==> 03-22: inputs <==
Design fir, start of the top module:
module fir(
    input clk,                               
    input signed [15:0] noisy_signal,        
    output signed [15:0] filtered_signal     
);
    integer i, j;
    localparam [143:0] COEFFS = {16'h04F6,    
                                 16'h0AE4,    
                                 16'h1089,    
                                 16'h1469,    
                                 16'h160F,    
                                 16'h1496,    
                                 16'h1089,    
                                 16'h0AE4,    
                                 16'h04F6};   
    reg signed [15:0] delayed_signal [0:8];
    reg signed [31:0] prod  [0:8];
    reg signed [32:0] sum_0 [0:4];
    reg signed [33:0] sum_1 [0:2];
    reg signed [34:0] sum_2 [0:1];
    reg signed [35:0] sum_3;
    always @(posedge clk) begin
        delayed_signal[0] <= noisy_signal;
        for (i = 1; i <= 8; i = i + 1) begin
            delayed_signal[i] <= delayed_signal[i - 1];
        end
    end
    always @(posedge clk) begin
        for (j = 0; j <= 8; j = j + 1) begin
            prod[j] <= delayed_signal[j] * $signed(COEFFS[16*j +: 16]);
        end
    end
    always @(posedge clk) begin
        sum_0[0] <= prod[0] + prod[1];
        sum_0[1] <= prod[2] + prod[3];
        sum_0[2] <= prod[4] + prod[5];
        sum_0[3] <= prod[6] + prod[7];
        sum_0[4] <= prod[8];
    end
    always @(posedge clk) begin
        sum_1[0] <= sum_0[0] + sum_0[1];
        sum_1[1] <= sum_0[2] + sum_0[3];
        sum_1[2] <= sum_0[4];
    end
    always @(posedge clk) begin
        sum_2[0] <= sum_1[0] + sum_1[1];
  ...
Settings: LEC_CHECK=0, CAP_MARGIN=20, CORE_MARGIN=2, CORE_UTILIZATION=72, CTS_CLUSTER_DIAMETER=400, CTS_CLUSTER_SIZE=10, PLACE_DENSITY_LB_ADDON=0.08, SETUP_SLACK_MARGIN=0.48, SLEW_MARGIN=20; clock period 1.64 ns.
run.sh (not shown) runs the stock make flow with config.mk's settings and CLKGATE_MAP_FILE=.
==> 03-02: changes against 03-22 <==
ABC_AREA = 1   (was unset)
CTS_CLUSTER_DIAMETER = unset   (was 400)
CTS_CLUSTER_SIZE = unset   (was 10)
PLACE_DENSITY = 0.64   (was unset)
PLACE_DENSITY_LB_ADDON = unset   (was 0.08)
SETUP_SLACK_MARGIN = 0.96   (was 0.48)
==> flow/constraint.sdc (replaced) <==
create_clock -name core_clock -period 3.17 [get_ports {clk}]
set_input_delay 0.6340 -clock core_clock [delete_from_list [all_inputs] [get_ports {clk}]]
set_output_delay 0.6340 -clock core_clock [all_outputs]
set_load 0.01 [all_outputs]
==> run summary <==
status -> stopped before the end
Fail Step -> global routing
tool error -> [ERROR GRT-0116] Global routing finished with congestion. Check the congestion regions in the DRC Viewer.
adder share -> 34.4%
Cells after Synth -> 9070
row count -> 110
Cell Area, Synth -> 65900 sq um
Chip Width -> 306 um
placed cell count -> 10955
register area share after synthesis -> 20.8%
the above is filed under 03-02

==> run summary <==
status -> stopped before the end
Fail Step -> clock tree synthesis
tool error -> [ERROR DPL-0038] Utilization greater than 100%, impossible to legalize
register area share after synthesis -> 24.4%
placed cell count -> 8258
Cells after Synth -> 5754
Chip Width -> 283 um
Cell Area, Synth -> 56100 sq um
adder share -> 40.4%
Top area cell types -> dfxtp_1, ha_1, fa_1, inv_1, xnor2_1
row count -> 102
the above is filed under 03-22


---

==> job 6782 <==
==> flow/design.v <==
`timescale 1ns / 10ps
module fir(
    input clk,                               
    input signed [15:0] noisy_signal,        
    output signed [15:0] filtered_signal     
);
    integer i, j;
    localparam [143:0] COEFFS = {16'h04F6,    
                                 16'h0AE4,    
                                 16'h1089,    
                                 16'h1469,    
                                 16'h160F,    
                                 16'h1496,    
                                 16'h1089,    
                                 16'h0AE4,    
                                 16'h04F6};   
    reg signed [15:0] delayed_signal [0:8];
    reg signed [31:0] prod  [0:8];
    reg signed [32:0] sum_0 [0:4];
    reg signed [33:0] sum_1 [0:2];
    reg signed [34:0] sum_2 [0:1];
    reg signed [35:0] sum_3;
    always @(posedge clk) begin
        delayed_signal[0] <= noisy_signal;
        for (i = 1; i <= 8; i = i + 1) begin
            delayed_signal[i] <= delayed_signal[i - 1];
        end
    end
    always @(posedge clk) begin
        for (j = 0; j <= 8; j = j + 1) begin
            prod[j] <= delayed_signal[j] * $signed(COEFFS[16*j +: 16]);
        end
    end
    always @(posedge clk) begin
        sum_0[0] <= prod[0] + prod[1];
        sum_0[1] <= prod[2] + prod[3];
        sum_0[2] <= prod[4] + prod[5];
        sum_0[3] <= prod[6] + prod[7];
        sum_0[4] <= prod[8];
    end
    always @(posedge clk) begin
        sum_1[0] <= sum_0[0] + sum_0[1];
        sum_1[1] <= sum_0[2] + sum_0[3];
        sum_1[2] <= sum_0[4];
    end
    always @(posedge clk) begin
        sum_2[0] <= sum_1[0] + sum_1[1];
        sum_2[1] <= sum_1[2];
    end
    always @(posedge clk) begin
        sum_3 <= sum_2[0] + sum_2[1];
    end
    assign filtered_signal = $signed(sum_3[35:14]);
endmodule
==> flow/run.sh <==
#!/bin/bash
# the make line also repeats each setting of config.mk as NAME=value (left out here)
make -C /OpenROAD-flow-scripts/flow DESIGN_CONFIG=/design/flow/config.mk WORK_HOME=/design/flow/orfs CLKGATE_MAP_FILE= finish
==> flow/config.mk <==
export PLATFORM = sky130hd
export DESIGN_NAME = fir
export DESIGN_NICKNAME = fir
export VERILOG_FILES = /design/flow/design.v
export SDC_FILE = /design/flow/constraint.sdc
export NUM_CORES = 4
export LEC_CHECK = 0
export CAP_MARGIN = 10
export CELL_PAD_IN_SITES_DETAIL_PLACEMENT = 1
export CELL_PAD_IN_SITES_GLOBAL_PLACEMENT = 1
export CORE_ASPECT_RATIO = 1.56
export CORE_MARGIN = 8
export CORE_UTILIZATION = 41
export CTS_CLUSTER_DIAMETER = 328
export GPL_TIMING_DRIVEN = 1
export MIN_ROUTING_LAYER = met1
export PLACE_DENSITY_LB_ADDON = 0.18
export SETUP_SLACK_MARGIN = 0.64
export SLEW_MARGIN = 0
export TNS_END_PERCENT = 50
==> flow/constraint.sdc <==
create_clock -name core_clock -period 6.91 [get_ports {clk}]
set_input_delay 1.3820 -clock core_clock [delete_from_list [all_inputs] [get_ports {clk}]]
set_output_delay 1.3820 -clock core_clock [all_outputs]
set_load 0.01 [all_outputs]
==> job 505: changes against job 6782 <==
==> flow/config.mk (replaced) <==
export PLATFORM = sky130hd
export DESIGN_NAME = fir
export DESIGN_NICKNAME = fir
export VERILOG_FILES = /design/flow/design.v
export SDC_FILE = /design/flow/constraint.sdc
export NUM_CORES = 4
export LEC_CHECK = 0
export ABC_AREA = 1
export CAP_MARGIN = 20
export CORE_MARGIN = 2
export CORE_UTILIZATION = 72
export CTS_CLUSTER_DIAMETER = 400
export PLACE_DENSITY = 0.38
export SETUP_SLACK_MARGIN = 0.26
export SLEW_MARGIN = 20
==> flow/constraint.sdc (replaced) <==
create_clock -name core_clock -period 1.64 [get_ports {clk}]
set_input_delay 0.3280 -clock core_clock [delete_from_list [all_inputs] [get_ports {clk}]]
set_output_delay 0.3280 -clock core_clock [all_outputs]
set_load 0.01 [all_outputs]
==> qor summary <==
Result of the run: job 6782 finished clean; job 505 did not finish
Last stage reached: job 6782 -; job 505 global routing
Most instantiated library cell after synthesis: job 6782 sky130_fd_sc_hd__inv_1; job 505 sky130_fd_sc_hd__nand2_1
Sequential area share after synthesis: job 6782 24.4%; job 505 20.8%
Worst setup timing slack at the placement stage: job 6782 1020 ps; job 505 -2740 ps
# placed instances: job 6782 7,568; job 505 11,346
Instance area at placement: job 6782 58,700 um^2; job 505 81,600 um^2
Mean instance size in the synthesized netlist: job 6782 9.75 um^2; job 505 7.26 um^2
Number of cells in Yosys stat: job 6782 5,754; job 505 9,070
Synthesized net count: job 6782 7,275; job 505 10,591
Die outline area: job 6782 149,000 um^2; job 505 93,900 um^2
Final HPWL from detailed placement: job 6782 120 mm; job 505 196 mm
CTS resizes: job 6782 0; job 505 574
Chip area line of the yosys report: job 6782 56,100 um^2; job 505 65,900 um^2
Core footprint: job 6782 136,000 um^2; job 505 90,300 um^2
Site Rows: job 6782 169; job 505 110
Post-synthesis instance area: job 6782 56,100 um^2; job 505 65,900 um^2
Vertical die dimension: job 6782 478 um; job 505 306 um
Simple logic cell fraction of the synthesized area: job 6782 7.09%; job 505 23.3%
AND-OR/OR-AND share of the synthesized area: job 6782 12.7%; job 505 4.54%
Placer congestion estimate: job 6782 0.851; job 505 1.06
Post-synthesis cell type count: job 6782 91; job 505 37
Init Core Util: job 6782 41.3%; job 505 72.9%
Portion of netlist area occupied by mux cells: job 6782 0.355%; job 505 0%
Instance count of the mapped netlist: job 6782 5,754; job 505 9,070
Xor+xnor area frac: job 6782 6.90%; job 505 4.12%
Number of buffers added by the clock tree synthesis step: job 6782 73; job 505 75
